==> flow/design.v (excerpt) <==
module cmplx_mult(
input logic clk,
input logic [10-1:0] switches,
output logic [8-1:0] LED,
output logic [6:0] HEX0,
output logic [6:0] HEX1,
output logic [6:0] HEX2,
output logic [6:0] HEX3,
output logic [6:0] HEX4,
output logic [6:0] HEX5,
output logic [6:0] HEX6,
output logic [6:0] HEX7);
logic [8-1:0] re_a, im_a, re_q, im_q;
logic [8-1:0] re_res, im_res;
logic [10-1:0] SW;
always_comb
	SW[$high(SW)-2:$low(SW)] = switches[$high(switches)-2:$low(switches)];
debounce #(.COUNT(1000)) db0
(
	.clk(clk),
	.signal_in(switches[$high(switches)]),
	.signal_out(SW[$high(SW)])
);
debounce #(.COUNT(1000)) db1
(
	.clk(clk),
	.signal_in(switches[$high(switches)-1]),
	.signal_out(SW[$high(SW)-1])
);
sm sm0 (.*);
logic signed [(2*8 -1)-1:0] re_x, im_x, re_y, im_y;
logic signed [2*(2*8 -1)-1:0] re_z, im_z;
localparam INPUT_SHIFT = (2*8 -1) - 8;
localparam OUTPUT_LOW = 2*INPUT_SHIFT -1;
localparam OUTPUT_HIGH = OUTPUT_LOW + 8 -1;
always_comb
begin
	re_x = $signed(re_a);
	im_x = $signed(im_a);
	re_y = $signed(re_q) << INPUT_SHIFT;
	im_y = $signed(im_q) << INPUT_SHIFT;
	re_res = re_z[OUTPUT_HIGH : OUTPUT_LOW];
	im_res = im_z[OUTPUT_HIGH : OUTPUT_LOW];
end
mult mult0
(.*);
logic [3:0][6:0] sw_hex;
always_comb
begin
	HEX0 = ~ sw_hex[0];  
	HEX1 = ~ sw_hex[1];  
	HEX2 = ~ sw_hex[2];  
	HEX3 = ~ sw_hex[3];  
end
bin_to_bcd sw_disp
(
	.in(SW[7:0]),
	.disp(sw_hex)
);
logic [3:0][6:0] led_hex;
always_comb
begin
	HEX4 = ~ led_hex[0];  
	HEX5 = ~ led_hex[1];  
  ...
Settings: LEC_CHECK=0, CAP_MARGIN=15, CORE_MARGIN=3, CORE_UTILIZATION=40, GPL_TIMING_DRIVEN=0, PLACE_DENSITY=0.6, SLEW_MARGIN=20; clock period 10.9 ns.
run.sh (not shown) runs the stock make flow with config.mk's settings and CLKGATE_MAP_FILE=.
The baseline completed and failed the layout checks on setup timing.
==> next run, changes <==
Settings changed: CAP_MARGIN 15 to 20, CORE_MARGIN 3 to 2, CORE_UTILIZATION 40 to 69, CTS_CLUSTER_SIZE from default to 15, GPL_TIMING_DRIVEN 0 to default.
Clock period 10.9 ns to 8.24 ns, I/O delays scaled along.
=>
- Now the flow never finished: it broke off in global routing (DPL-0038)
- die size drops by 42%
- area after synthesis is unchanged
- synthesized cell count stays the same
==> next run, changes <==
Settings changed: CORE_UTILIZATION 69 to 58, CTS_CLUSTER_SIZE 15 to default.
Clock period 8.24 ns to 11.1 ns, I/O delays scaled along.
Outcome:
- This time the run finished with setup timing left
- synthesized area stays the same
- die size went up by about a fifth
- synthesized cell count stays the same
==> next run, changes <==
Settings changed: CORE_UTILIZATION 58 to 25.
Clock period 11.1 ns to 18.8 ns, I/O delays scaled along.
Outcome: With this change the flow finished clean. Worst hold slack degrades by 5.7 ps. Design area is lower by about a fifth. Core utilization is lower by 52 points. Via count is lower by roughly a tenth.

== job 8259 ==
Starting RTL as in the previous note.
==> flow/config.mk <==
export PLATFORM = sky130hd
export DESIGN_NAME = cmplx_mult
export DESIGN_NICKNAME = cmplx_mult
export VERILOG_FILES = /design/flow/design.v
export SDC_FILE = /design/flow/constraint.sdc
export NUM_CORES = 4
export LEC_CHECK = 0
export ABC_AREA = 0
export CAP_MARGIN = 20
export CORE_MARGIN = 2
export CORE_UTILIZATION = 72
export CTS_CLUSTER_DIAMETER = 359
export CTS_CLUSTER_SIZE = 15
export PLACE_DENSITY_LB_ADDON = 0.05
export SETUP_SLACK_MARGIN = -0.4
export SLEW_MARGIN = 20
==> flow/constraint.sdc <==
create_clock -name core_clock -period 8.24 [get_ports {clk}]
set_input_delay 1.6480 -clock core_clock [delete_from_list [all_inputs] [get_ports {clk}]]
set_output_delay 1.6480 -clock core_clock [all_outputs]
set_load 0.01 [all_outputs]
As the logs show, job 8259 stopped at clock tree synthesis (4_1_cts) after a tool error, so it never reached the end of the flow.
[inputs] job 9069 vs job 8259
--- a/flow/config.mk
+++ b/flow/config.mk
@@ -8 +7,0 @@
-export ABC_AREA = 0
@@ -11,5 +10,2 @@
-export CORE_UTILIZATION = 72
-export CTS_CLUSTER_DIAMETER = 359
-export CTS_CLUSTER_SIZE = 15
-export PLACE_DENSITY_LB_ADDON = 0.05
-export SETUP_SLACK_MARGIN = -0.4
+export CORE_UTILIZATION = 14
+export PLACE_DENSITY = 0.6
==> flow/constraint.sdc <==
create_clock -name core_clock -period 28.5 [get_ports {clk}]
set_input_delay 5.7000 -clock core_clock [delete_from_list [all_inputs] [get_ports {clk}]]
set_output_delay 5.7000 -clock core_clock [all_outputs]
set_load 0.01 [all_outputs]
Results
Job 9069 completed end to end with timing, DRC and antenna clean. As far as share of flip-flops with an asynchronous set or reset after synthesis goes, job 8259 and job 9069 are indistinguishable; the numbers are identical. Of job 8259 and job 9069, job 8259 shows the lower chip area, with job 9069 above it.
[inputs] job 7077 vs job 9069
--- a/flow/config.mk
+++ b/flow/config.mk
@@ -10 +10 @@
-export CORE_UTILIZATION = 14
+export CORE_UTILIZATION = 56
==> results <==
Comparing job 9069 and job 7077, the lower shortest clock period the worst path allows after layout was measured on job 9069. Job 7077 against job 9069; routed wire length is down by more than 10%. Global routing usage on met2 was higher in the run labelled job 7077. From job 9069 to job 7077 the numbers moved as follows: routed metal-1 wirelength went down about 9%; utilization went up 45 points.
